R:
## fp_mul
module fp_mul(clk, op1, op2, result, under, over);
input wire clk;
input wire [15:0] op1, op2;
output reg [15:0] result;
output reg under, over;
reg [15:0] op1reg, op2reg;
wire [21:0] signew;
wire [4:0] expnew;
wire signnew;
wire [15:0] fp_result;
wire fp_under, fp_over;
always @(posedge clk)
begin
	op1reg <= op1;
	op2reg <= op2;
	result <= fp_result;
	under <= fp_under;
	over <= fp_over;
end
fp1 stage1(.sig1(op1reg[10:0]), .sig2(op2reg[10:0]), .exp1(op1reg[14:11]), .exp2(op2reg[14:11]),
	.sign1(op1reg[15]), .sign2(op2reg[15]), .signew(signew), .expnew(expnew), .signnew(signnew));
fp2 stage2(.sig(signew), .exp(expnew), .sign(signnew), .fp_result(fp_result), .under(fp_under), .over(fp_over));
endmodule
Size in the first run: ~50 flip-flops, about 51 I/O pins, about 0.0054 mm2 of cells after synthesis.
clock: 5.3 ns
lec_check: 0
cap_margin: 20
cell_pad_in_sites_detail_placement: 2
core_aspect_ratio: 0.64
core_margin: 9
core_utilization: 40
place_density: 0.55
setup_slack_margin: 0.26
slew_margin: 20
tns_end_percent: 95
run.sh (not shown) runs the stock make flow with config.mk's settings and CLKGATE_MAP_FILE=.
The final report for R shows a completed flow and a layout that fails verification, specifically negative setup slack.
For Q, these inputs were changed with respect to R:
Settings: changing CORE_MARGIN from 9 to 2; removing SETUP_SLACK_MARGIN (formerly 0.26); removing TNS_END_PERCENT (formerly 95); removing CELL_PAD_IN_SITES_DETAIL_PLACEMENT (formerly 2); removing CORE_ASPECT_RATIO (formerly 0.64); removing PLACE_DENSITY (formerly 0.55).
### Flow results
- Having completed the whole flow, Q delivered a layout that passed the timing, DRC and antenna checks.
- The number of well taps of Q is higher than that of R.
- Number of iterations in the first detailed-routing pass, R and Q, higher one = R.
- The clock-pin transition on the worst setup and hold timing paths of R and that of Q are within noise of each other.
- Q ended up with fewer standard cells than R.
- Global router's overall resource usage: Q < R
- Going from R to Q, total vias in the final route now sits lower, initial antenna violation count now sits at about the same level.
- Count of instances resized after the clock tree is built in Q is 96 lower than in R
- Re critical path depth: Q is 3 down on R.
- Summary of Q over R: met3 wire length shows a reduction of about 80%, met1 wire length shows a reduction of 6.7 mm.


raven:
Starting RTL as in the previous note.
clock: 4.93 ns
lec_check: 0
abc_area: 1
cap_margin: 20
cell_pad_in_sites_detail_placement: 0
core_aspect_ratio: 0.83
core_margin: 2
core_utilization: 68
cts_cluster_diameter: 43
cts_cluster_size: 75
hold_slack_margin: -0.1
slew_margin: 35
tns_end_percent: 70
raven has completed all stages; timing, DRC and antenna checks passed.
The following lists how yarrow was set up differently from raven:
# raven
export LEC_CHECK = 0
export ABC_AREA = 1
export CAP_MARGIN = 20
export CELL_PAD_IN_SITES_DETAIL_PLACEMENT = 0
export CORE_ASPECT_RATIO = 0.83
export CORE_MARGIN = 2
export CORE_UTILIZATION = 68
export CTS_CLUSTER_DIAMETER = 43
export CTS_CLUSTER_SIZE = 75
export HOLD_SLACK_MARGIN = -0.1
export SLEW_MARGIN = 35
export TNS_END_PERCENT = 70
create_clock -name core_clock -period 4.93 [get_ports {clk}]
# yarrow
export LEC_CHECK = 0
export ABC_AREA = 1
export CAP_MARGIN = 0
export CELL_PAD_IN_SITES_DETAIL_PLACEMENT = 0
export CORE_ASPECT_RATIO = 0.83
export CORE_MARGIN = 2
export CORE_UTILIZATION = 71
export CTS_CLUSTER_DIAMETER = 46
export CTS_CLUSTER_SIZE = 73
export SETUP_SLACK_MARGIN = 0.61
export SLEW_MARGIN = 35
export TNS_END_PERCENT = 70
create_clock -name core_clock -period 5.04 [get_ports {clk}]
### Flow results
yarrow did not make it past global routing, where a tool error ended it. raven → yarrow: sequential-to-total area share from yosys stat neither gained nor lost much; horizontal die size went down; post-cts gate resize count has increased; routability congestion estimate now larger; sum of net half-perimeters after detailed placement lost about 3.4%. Changes observed in yarrow relative to raven: instance count after placement with tap cells included -32; floorplan die height -1.8 µm.
For harbor, these inputs were changed with respect to yarrow:
# yarrow
export LEC_CHECK = 0
export ABC_AREA = 1
export CAP_MARGIN = 0
export CELL_PAD_IN_SITES_DETAIL_PLACEMENT = 0
export CORE_ASPECT_RATIO = 0.83
export CORE_MARGIN = 2
export CORE_UTILIZATION = 71
export CTS_CLUSTER_DIAMETER = 46
export CTS_CLUSTER_SIZE = 73
export SETUP_SLACK_MARGIN = 0.61
export SLEW_MARGIN = 35
export TNS_END_PERCENT = 70
create_clock -name core_clock -period 5.04 [get_ports {clk}]
# harbor
export LEC_CHECK = 0
export CAP_MARGIN = 20
export CELL_PAD_IN_SITES_DETAIL_PLACEMENT = 0
export CORE_ASPECT_RATIO = 0.83
export CORE_MARGIN = 2
export CORE_UTILIZATION = 62
export CTS_CLUSTER_DIAMETER = 46
export CTS_CLUSTER_SIZE = 99
export SLEW_MARGIN = 35
export TNS_END_PERCENT = 70
create_clock -name core_clock -period 5.04 [get_ports {clk}]
- Layout checks on harbor: not met. Flow itself completed; violations: negative setup slack.
- For die area, dividing the value from yarrow by the value from harbor gives 0.935.
- Where placeable core region is concerned, yarrow is better than harbor.
- From yarrow to harbor the numbers moved as follows: die span in y went up; count of cell types in the netlist went up.
- On starting density of the core, the higher figure sits with yarrow, not harbor.
- | post-place instance area | higher: yarrow |
- Combined area of all synthesized cells is higher on yarrow
## Diff of input files: umber against harbor
# harbor
export LEC_CHECK = 0
export CAP_MARGIN = 20
export CELL_PAD_IN_SITES_DETAIL_PLACEMENT = 0
export CORE_ASPECT_RATIO = 0.83
export CORE_MARGIN = 2
export CORE_UTILIZATION = 62
export CTS_CLUSTER_DIAMETER = 46
export CTS_CLUSTER_SIZE = 99
export SLEW_MARGIN = 35
export TNS_END_PERCENT = 70
create_clock -name core_clock -period 5.04 [get_ports {clk}]
# umber
export LEC_CHECK = 0
export ABC_AREA = 1
export CAP_MARGIN = 20
export CELL_PAD_IN_SITES_DETAIL_PLACEMENT = 0
export CORE_ASPECT_RATIO = 0.83
export CORE_MARGIN = 6
export CORE_UTILIZATION = 60
export CTS_CLUSTER_DIAMETER = 226
export CTS_CLUSTER_SIZE = 99
export GPL_TIMING_DRIVEN = 1
export PLACE_DENSITY_LB_ADDON = 0.22
export SETUP_SLACK_MARGIN = 0.54
export SLEW_MARGIN = 35
export TNS_END_PERCENT = 70
create_clock -name core_clock -period 5.04 [get_ports {clk}]
Results
umber finished every stage and its layout cleared the timing, DRC and antenna checks.
[umber vs harbor] number of global-route vias before repair: higher in umber
Looking at timing endpoint of the critical path, the under result is from umber; the result[8] one comes from harbor.
umber against harbor: die area saw an increase; count of multi-input combinational gates saw an increase; later-pin clock latency in the skew report saw a decrease.
[inputs] willow vs umber
# umber
export LEC_CHECK = 0
export ABC_AREA = 1
export CAP_MARGIN = 20
export CELL_PAD_IN_SITES_DETAIL_PLACEMENT = 0
export CORE_ASPECT_RATIO = 0.83
export CORE_MARGIN = 6
export CORE_UTILIZATION = 60
export CTS_CLUSTER_DIAMETER = 226
export CTS_CLUSTER_SIZE = 99
export GPL_TIMING_DRIVEN = 1
export PLACE_DENSITY_LB_ADDON = 0.22
export SETUP_SLACK_MARGIN = 0.54
export SLEW_MARGIN = 35
export TNS_END_PERCENT = 70
create_clock -name core_clock -period 5.04 [get_ports {clk}]
# willow
export LEC_CHECK = 0
export CAP_MARGIN = 20
export CELL_PAD_IN_SITES_DETAIL_PLACEMENT = 0
export CORE_ASPECT_RATIO = 0.83
export CORE_MARGIN = 2
export CORE_UTILIZATION = 61
export CTS_CLUSTER_DIAMETER = 43
export CTS_CLUSTER_SIZE = 99
export SLEW_MARGIN = 35
export TNS_END_PERCENT = 70
create_clock -name core_clock -period 5.04 [get_ports {clk}]
[summary]
No stage failed in umber, and the final checks on the layout all came back clean.
willow completed end to end; final checks failed (negative setup slack).
willow ended up with a lower delay of the slowest cell on the worst path than umber did.
Going from umber to willow, via count of the first global-routing pass decreased 1172; worst path arrival time increased 0.35 ns; yosys cell count decreased 183; register cell area after layout essentially unchanged; routability congestion estimate decreased 3.5%.
The following lists how xenon was set up differently from willow:
# willow
export LEC_CHECK = 0
export CAP_MARGIN = 20
export CELL_PAD_IN_SITES_DETAIL_PLACEMENT = 0
export CORE_ASPECT_RATIO = 0.83
export CORE_MARGIN = 2
export CORE_UTILIZATION = 61
export CTS_CLUSTER_DIAMETER = 43
export CTS_CLUSTER_SIZE = 99
export SLEW_MARGIN = 35
export TNS_END_PERCENT = 70
create_clock -name core_clock -period 5.04 [get_ports {clk}]
# xenon
export LEC_CHECK = 0
export ABC_AREA = 1
export CAP_MARGIN = 20
export CELL_PAD_IN_SITES_DETAIL_PLACEMENT = 0
export CORE_ASPECT_RATIO = 0.83
export CORE_MARGIN = 2
export CORE_UTILIZATION = 45
export CTS_CLUSTER_DIAMETER = 300
export CTS_CLUSTER_SIZE = 99
export PLACE_DENSITY_LB_ADDON = 0.22
export SETUP_SLACK_MARGIN = -0.25
export SLEW_MARGIN = 35
export TNS_END_PERCENT = 70
create_clock -name core_clock -period 5.04 [get_ports {clk}]
[summary]
- Having completed the whole flow, xenon delivered a layout that passed the timing, DRC and antenna checks.
- Diff willow -> xenon | count of endpoints failing setup in the final report | decrease of 3
- Share of power burned in registers ended up 2.8 points higher on xenon than on willow.
- Lower logic depth of the worst register-to-register path goes to willow over xenon.
- xenon gives more cell count than willow did.
- For the clock-pin transition on the worst setup and hold timing paths, xenon came in 0.02 ns lower than willow did.
- Diff willow -> xenon: core utilization before placement fell 16 points, hold slack rose 0.0034 ns.


fp_mul again, from the RTL that the note above started with.
clock: 5.83 ns
lec_check: 0
abc_area: 1
cap_margin: 20
core_margin: 2
core_utilization: 65
slew_margin: 20
The first run completed with no timing, DRC or antenna violations.
==> next run, changes <==
CORE_UTILIZATION = 72   (was 65)
CTS_CLUSTER_SIZE = 98   (was default)
clock period = 1.59 ns   (was 5.83 ns; I/O delays follow)
After rerunning:
- With this change the flow aborted during clock tree synthesis (4_1_cts) (DPL-0033)
- synthesized area is unchanged
- die size came out lower by roughly a tenth
- synthesized cell count stays the same
==> next run, changes <==
CTS_CLUSTER_SIZE = 100   (was 98)
PLACE_DENSITY = 0.38   (was default)
SETUP_SLACK_MARGIN = 1.14   (was default)
TNS_END_PERCENT = 5   (was default)
clock period = 4.82 ns   (was 1.59 ns; I/O delays follow)
Outcome:
- Now the flow completed and failed the layout checks on negative setup slack
- die area does not change
- area after synthesis is unchanged
- synthesized cell count does not change
==> next run, changes <==
CORE_UTILIZATION = 71   (was 72)
CTS_CLUSTER_DIAMETER = 199   (was default)
CTS_CLUSTER_SIZE = 35   (was 100)
PLACE_DENSITY = default   (was 0.38)
SETUP_SLACK_MARGIN = default   (was 1.14)
TNS_END_PERCENT = default   (was 5)
clock period = 4.96 ns   (was 4.82 ns; I/O delays follow)
Outcome: The changed run finished clean. Final cell count rose slightly. Sequential power shrinks by a few percent. Clock-buffer cell count stays the same. Critical path depth rises by 9. Global-route usage shrinks by 2.3 points. Via count stays flat.
Power is estimated from default activity; no workload was simulated.
